Design axilite, start of the top module:
module axilite(
    input clk, reset, trigger, ARREADY, RVALID, AWREADY, WREADY, BVALID,
    input[4:0] length,
    input[31:0] source_address, destination_address, RDATA,
    output reg done, ARVALID, RREADY, AWVALID, WVALID, BREADY,
    output reg[31:0] ARADDR, AWADDR, WDATA,
    output reg[4:0] r_count, w_count);
==> flow/config.mk <==
export PLATFORM = sky130hd
export DESIGN_NAME = axilite
export DESIGN_NICKNAME = axilite
export VERILOG_FILES = /design/flow/design.v
export SDC_FILE = /design/flow/constraint.sdc
export NUM_CORES = 4
export LEC_CHECK = 0
export CAP_MARGIN = 0
export CELL_PAD_IN_SITES_DETAIL_PLACEMENT = 1
export CELL_PAD_IN_SITES_GLOBAL_PLACEMENT = 2
export CORE_MARGIN = 2
export CORE_UTILIZATION = 21
export GPL_ROUTABILITY_DRIVEN = 0
export MIN_ROUTING_LAYER = met2
export SLEW_MARGIN = 40
==> flow/constraint.sdc <==
create_clock -name core_clock -period 2.05 [get_ports {clk}]
set_input_delay 0.4100 -clock core_clock [delete_from_list [all_inputs] [get_ports {clk}]]
set_output_delay 0.4100 -clock core_clock [all_outputs]
set_load 0.01 [all_outputs]
run.sh (not shown) runs the stock make flow with config.mk's settings and CLKGATE_MAP_FILE=.
The first run reached the layout checks and failed them: setup timing.
Then changed:
Settings changed: CAP_MARGIN 0 to 20, CELL_PAD_IN_SITES_DETAIL_PLACEMENT 1 to not set, CELL_PAD_IN_SITES_GLOBAL_PLACEMENT 2 to not set, CORE_UTILIZATION 21 to 31, GPL_ROUTABILITY_DRIVEN 0 to not set, MIN_ROUTING_LAYER met2 to not set, SLEW_MARGIN 40 to 20.
Clock period 2.05 ns to 4.12 ns, I/O delays scaled along.
This time the run ran to the end with no violations.
Sequential power is lower by 50%.
Wire length drops by 26%.
Hold slack gets better by 0.19 ns.
Synthesized cell count is unchanged.
Design area goes down by 12%.
Then changed:
Settings changed: CORE_UTILIZATION 31 to 67.
Clock period 4.12 ns to 3.12 ns, I/O delays scaled along.
- count of clock-buffer cells in the layout is lower by 24
- flip-flop count does not change
- final area is lower by 2.1%
- non-clock buffer count is higher by 8
Then changed:
Settings changed: CORE_UTILIZATION 67 to 72, CTS_CLUSTER_SIZE set to 47, HOLD_SLACK_MARGIN set to -0.04, SETUP_SLACK_MARGIN set to -0.19.
Clock period 3.12 ns to 2.59 ns, I/O delays scaled along.
After rerunning:
- The new run finished but fails on setup timing
- fmax came out higher by 7.5%
- worst hold slack hardly moves
- routed wire length came out higher by 7.0%
- power came out higher by 15%
- core utilization came out higher by 7.0 points
- via count came out higher by 5.4%


Starting RTL as in the previous note.
clock: 4.08 ns
lec_check: 0
cap_margin: 20
core_margin: 2
core_utilization: 72
place_density_lb_addon: 0.19
setup_slack_margin: 0.63
slew_margin: 20
Next try:
CTS_CLUSTER_DIAMETER = 362   (was unset)
CTS_CLUSTER_SIZE = 15   (was unset)
PLACE_DENSITY_LB_ADDON = unset   (was 0.19)
SETUP_SLACK_MARGIN = -0.18   (was 0.63)
clock period = 1.77 ns   (was 4.08 ns; I/O delays follow)
=> With this change the flow finished but fails on setup timing. Total power rose by 110%. Count of clock-buffer cells in the layout fell by 9. Maximum frequency rose by 12%. Final cell count rose by 7.9%. First-iteration DRC count rose by 22%.
Next try:
CORE_UTILIZATION = 70   (was 72)
CTS_CLUSTER_DIAMETER = unset   (was 362)
CTS_CLUSTER_SIZE = 47   (was 15)
SETUP_SLACK_MARGIN = 0.26   (was -0.18)
clock period = 1.78 ns   (was 1.77 ns; I/O delays follow)
Result:
- Now the flow ended with an error in global routing with ODB-0269
- synthesized cell count is unchanged
- area after synthesis does not change
- die area came out higher by about 2.8%
Next try:
ABC_AREA = 1   (was unset)
CORE_UTILIZATION = 72   (was 70)
CTS_CLUSTER_DIAMETER = 210   (was unset)
CTS_CLUSTER_SIZE = 15   (was 47)
PLACE_DENSITY_LB_ADDON = 0.19   (was unset)
SETUP_SLACK_MARGIN = 0.63   (was 0.26)
clock period = 4.08 ns   (was 1.78 ns; I/O delays follow)
The new run produced a clean layout; area after synthesis came out higher by a few percent; synthesized cell count came out higher by well over a third; die size came out higher slightly.


Starting RTL as in the previous note.
// axilite
module axilite(
    input clk, reset, trigger, ARREADY, RVALID, AWREADY, WREADY, BVALID,
    input[4:0] length,
    input[31:0] source_address, destination_address, RDATA,
    output reg done, ARVALID, RREADY, AWVALID, WVALID, BREADY,
    output reg[31:0] ARADDR, AWADDR, WDATA,
    output reg[4:0] r_count, w_count);
    parameter READ_NONE=3'b000,
              READ_ADDR=3'b001,
              READ_DATA=3'b010,
              READ_STORE=3'b011,
              READ_DONE=3'b100;
    parameter WRITE_NONE=3'b000,          
              WRITE_ADDR=3'b001,
              WRITE_DATA=3'b010,
              WRITE_VALID=3'b011,
              WRITE_DONE=3'b100;
    reg [2:0] r_state, w_state;
    reg fifo_rd;
    reg aw_sent, w_sent;
    wire fifo_wr;
    wire fifo_full, fifo_empty;
    wire [31:0] fifo_data;
    wire start;
    wire [4:0] words;
    assign start = trigger && (w_state==WRITE_NONE);
    assign words = {2'b00, length[4:2]};
    assign fifo_wr = (r_state==READ_DATA) && RREADY && RVALID;
    FIFO fifom(.clk(clk), .reset(reset), .FIFO_RD(fifo_rd), .FIFO_WR(fifo_wr), .RDATA(RDATA), .FIFO_EMPTY(fifo_empty), .FIFO_FULL(fifo_full),
                .DATA_OUT(fifo_data));
    always @(posedge clk) begin
        if(reset) begin
            r_state<= READ_NONE;
            ARVALID<=0;
            RREADY<=0;
            r_count<= 0;
         end
         else begin
            case(r_state)
            READ_NONE: begin
                       if(start) begin
                        ARADDR<= source_address;
                        r_count<= words;
                        if(words!=0) begin
                         ARVALID<=1;
                         r_state<= READ_ADDR; end
                        end
                       end
            READ_ADDR: begin
                       if(ARREADY) begin
                       ARVALID<=0;
                       RREADY<=!fifo_full;
                       r_state<= READ_DATA; end
                       end 
            READ_DATA: begin
                       if(!RREADY)
                        RREADY<=!fifo_full;
                       else if(RVALID) begin
                        RREADY<=0;
                        r_count<=r_count-1;
  ...
make LEC_CHECK=0 CAP_MARGIN=20 CORE_MARGIN=2 CORE_UTILIZATION=72 CTS_CLUSTER_DIAMETER=389 CTS_CLUSTER_SIZE=27 HOLD_SLACK_MARGIN=-0.1 SLEW_MARGIN=20 TNS_END_PERCENT=5 finish   # period 2.09 ns
The first run completed and failed the layout checks on setup timing.
Rerun with:
Settings changed: CTS_CLUSTER_DIAMETER 389 to 25, CTS_CLUSTER_SIZE 27 to 15, SETUP_SLACK_MARGIN set to 0.12, TNS_END_PERCENT 5 to not set.
Clock period 2.09 ns to 2.47 ns, I/O delays scaled along.
After rerunning:
- With this change the flow aborted during global routing
- area after synthesis is unchanged
- synthesized cell count stays the same
- die area is unchanged
Rerun with:
Settings changed: CORE_UTILIZATION 72 to 68, CTS_CLUSTER_DIAMETER 25 to not set, CTS_CLUSTER_SIZE 15 to 47, HOLD_SLACK_MARGIN -0.1 to not set, SETUP_SLACK_MARGIN 0.12 to -0.19.
Clock period 2.47 ns to 1.86 ns, I/O delays scaled along.
=> With this change the flow completed and failed the layout checks on setup timing; synthesized cell count is unchanged; synthesized area stays the same; die area climbs by 5.8%.
Rerun with:
Settings changed: CORE_UTILIZATION 68 to 40, CTS_CLUSTER_SIZE 47 to not set, SETUP_SLACK_MARGIN -0.19 to not set.
Clock period 1.86 ns to 4.0 ns, I/O delays scaled along.
After rerunning: The new run completed with no timing, DRC or antenna violations. Global-route usage shrinks by 15 points. Hold slack improved by 150 ps. Utilization falls by 38 points. Combinational power shrinks by 61%. Non-clock buffer count goes down by 210. Die area rose by about 70%. Count of clock-buffer cells in the layout climbs by 6. Final area fell by about 5%. Area after synthesis stays the same.
Rerun with:
Clock period 4.0 ns to 3.12 ns, I/O delays scaled along.
Effect: Global-route usage climbs by 0.37 points. Die area is unchanged. Sequential cell count does not change. Utilization climbs by 1.0 points. Clock skew climbs by 4.5 ps. Via count climbs by 1.2%. Total power climbs by 34%. Register-to-register slack got worse by 760 ps.
Rerun with:
Settings changed: CORE_UTILIZATION 40 to 64.
Clock period 3.12 ns to 2.16 ns, I/O delays scaled along.
=> With this change the flow finished with setup timing left; total power rises by 37%; cell count fell by 8.1%; synthesized area does not change; non-clock buffer count came out higher by 130; worst setup slack gets worse by 720 ps; clock-buffer cell count is higher by 6; hold slack gets better by 14 ps.


## JK
axilite again, from the RTL that the note above started with.
// axilite
module axilite(
    input clk, reset, trigger, ARREADY, RVALID, AWREADY, WREADY, BVALID,
    input[4:0] length,
    input[31:0] source_address, destination_address, RDATA,
    output reg done, ARVALID, RREADY, AWVALID, WVALID, BREADY,
    output reg[31:0] ARADDR, AWADDR, WDATA,
    output reg[4:0] r_count, w_count);
export LEC_CHECK = 0
export ABC_AREA = 1
export CAP_MARGIN = 20
export CORE_MARGIN = 6
export CORE_UTILIZATION = 40
export CTS_CLUSTER_DIAMETER = 119
export GPL_TIMING_DRIVEN = 1
export MIN_ROUTING_LAYER = met2
export PLACE_DENSITY_LB_ADDON = 0.05
export SLEW_MARGIN = 20
export TNS_END_PERCENT = 60
create_clock -name core_clock -period 5.2 [get_ports {clk}]
JK was carried through to the last stage, and its layout satisfied the timing, DRC and antenna checks.
The following lists how MS was set up differently from JK:
Settings: swapping 40 for 67 in CORE_UTILIZATION; clearing GPL_TIMING_DRIVEN, which used to be 1; clearing ABC_AREA, which used to be 1; clearing MIN_ROUTING_LAYER, which used to be met2; putting CTS_CLUSTER_SIZE at 27 where nothing was set; clearing CTS_CLUSTER_DIAMETER, which used to be 119; swapping 6 for 2 in CORE_MARGIN; clearing PLACE_DENSITY_LB_ADDON, which used to be 0.05; clearing TNS_END_PERCENT, which used to be 60; swapping 5.2 for 2.07 in the clock period (ns, I/O delays scaled along).
--- outcome ---
- Finished, but not clean: MS, with negative setup slack.
- Between MS and JK, post-synthesis share of cell area spent on and-or and or-and gates is lower for JK, MS comes in above that.
- JK -> MS: total met2 wirelength after detailed routing decreased by more than 10%
- Of MS and JK, the lower actual transition at the worst max-transition pin belongs to MS.
- In terms of area fraction in full adders, half adders and majority gates, MS and JK differ only marginally.
- Combinational power (JK / MS): 0.43
- When the final numbers for MS and JK were put side by side, the met1 track utilization from global routing turned out to be greater in MS.
- JK reports its launching element of the worst setup path as fifom.fifo_depth[2] while MS reports fifom.fifo_depth[3].
- Going from JK to MS, die size shrank by more than a quarter.
Power is estimated from default activity; no workload was simulated.
